run A:
// cordic_native
module cordic_native(
    I_rst_n,                 
    I_clk,                   
    I_init_phase,            
    I_change_phase,           
    I_inc_phase,             
    O_cos,                   
    O_sin                    
    );
export LEC_CHECK = 0
export CAP_MARGIN = 20
export CORE_MARGIN = 2
export CORE_UTILIZATION = 72
export CTS_CLUSTER_DIAMETER = 101
export CTS_CLUSTER_SIZE = 13
export PLACE_DENSITY_LB_ADDON = 0.18
export SETUP_SLACK_MARGIN = 1.03
export SLEW_MARGIN = 20
create_clock -name core_clock -period 3.45 [get_ports {I_clk}]
run.sh (not shown) runs the stock make flow with config.mk's settings and CLKGATE_MAP_FILE=.
Tool error GRT-0232 stopped run A during 5_1_grt; no final results.
## Diff of input files: run B against run A
- a deleted CTS_CLUSTER_SIZE that had been 13
- a change of SETUP_SLACK_MARGIN from 1.03 to 0.37
- a deleted PLACE_DENSITY_LB_ADDON that had been 0.18
- an added PLACE_DENSITY of 0.65
- a deleted CTS_CLUSTER_DIAMETER that had been 101
- a change of the clock period (ns, I/O delays scaled along) from 3.45 to 3.24
Notes after the runs:
Net count after synthesis: run A vs run B identical
Reported for run B and run A, die boundary width turned out identical to the last digit.
None of the runs run B and run A ends with a clean layout.
Run A is listed as incomplete: the tool reported an error in 5_1_grt and the run ended there.
Run B finished all stages; layout check result: FAIL, due to setup timing.
Diff run A -> run B | post-placement cell area | down slightly
Here is what was changed in the inputs of run C compared with run B.
- an added ABC_AREA of 1
- a deleted SETUP_SLACK_MARGIN that had been 0.37
- a change of CORE_UTILIZATION from 72 to 66
- a deleted PLACE_DENSITY that had been 0.65
- a change of the clock period (ns, I/O delays scaled along) from 3.24 to 3.36
Per the final summary, run C finished and its layout is clean on timing, DRC and antenna. On first-pass GRT wire length, run B beats run C. Run C vs. run B: worst slack at placement picked up an extra 0.51 ns, sequential share of cell area picked up an extra 2.0 points. Diff run B -> run C | post-synth area from yosys stat | increase of 3.8%. Diff run B -> run C: setup violation total in the final timing report went down 1, share of synthesized area spent on multiplexers went down 1.7 points. Run B → run C: smallest hold slack barely changed; footprint of the multi-input gates dropped about 10%; arrival time of data at the critical path endpoint dropped 0.28 ns; count of placed standard cells including taps climbed about 18%. Reported for run B and run C, global route total overflow turned out identical to the last digit.
What run D does differently from run C at the input level:
- removing ABC_AREA (formerly 1)
- changing CORE_UTILIZATION from 66 to 40
- changing the clock period (ns, I/O delays scaled along) from 3.36 to 4.1
--- outcome ---
Lower worst slack at placement among run D and run C: run D.


Starting RTL as in the previous note.
clock: 7.3 ns
lec_check: 0
cap_margin: 10
cell_pad_in_sites_detail_placement: 2
cell_pad_in_sites_global_placement: 2
core_aspect_ratio: 1.92
core_margin: 3
core_utilization: 66
cts_cluster_diameter: 226
hold_slack_margin: 0.15
max_routing_layer: met4
min_routing_layer: met2
setup_slack_margin: 1.37
slew_margin: 20
tns_end_percent: 25
The baseline failed in global placement without I/O (3_1_place_gp_skip_io) (GPL-0301).
Change:
CAP_MARGIN = 0   (was 10)
CELL_PAD_IN_SITES_DETAIL_PLACEMENT = default   (was 2)
CELL_PAD_IN_SITES_GLOBAL_PLACEMENT = default   (was 2)
CORE_ASPECT_RATIO = default   (was 1.92)
CORE_MARGIN = 2   (was 3)
CORE_UTILIZATION = 72   (was 66)
CTS_CLUSTER_DIAMETER = default   (was 226)
HOLD_SLACK_MARGIN = default   (was 0.15)
MAX_ROUTING_LAYER = default   (was met4)
MIN_ROUTING_LAYER = default   (was met2)
SETUP_SLACK_MARGIN = 0.34   (was 1.37)
TNS_END_PERCENT = default   (was 25)
clock period = 3.32 ns   (was 7.3 ns; I/O delays follow)
Result: The new run finished with timing, DRC and antenna clean; area after synthesis stays the same; die size came out lower by 10%; synthesized cell count stays the same.
Change:
CAP_MARGIN = 20   (was 0)
CTS_CLUSTER_SIZE = 32   (was default)
SETUP_SLACK_MARGIN = 0.51   (was 0.34)
With this change the flow ran to the end with violations: negative setup slack.
Count of clock-buffer cells in the layout climbs by 9.
First-iteration DRC count climbs by 130%.
Die size is unchanged.
Register-to-register slack gets worse by 0.51 ns.
Setup slack gets worse by 0.51 ns.
Change:
CORE_UTILIZATION = 64   (was 72)
CTS_CLUSTER_SIZE = default   (was 32)
SETUP_SLACK_MARGIN = 0.74   (was 0.51)
Result:
- Now the flow passed the timing, design-rule and antenna checks
- register-to-register slack gains 0.48 ns
- global-route usage drops by 4.8 points
- sequential share of layout area drops by 1.5 points
- first-iteration DRC count drops by about 54%
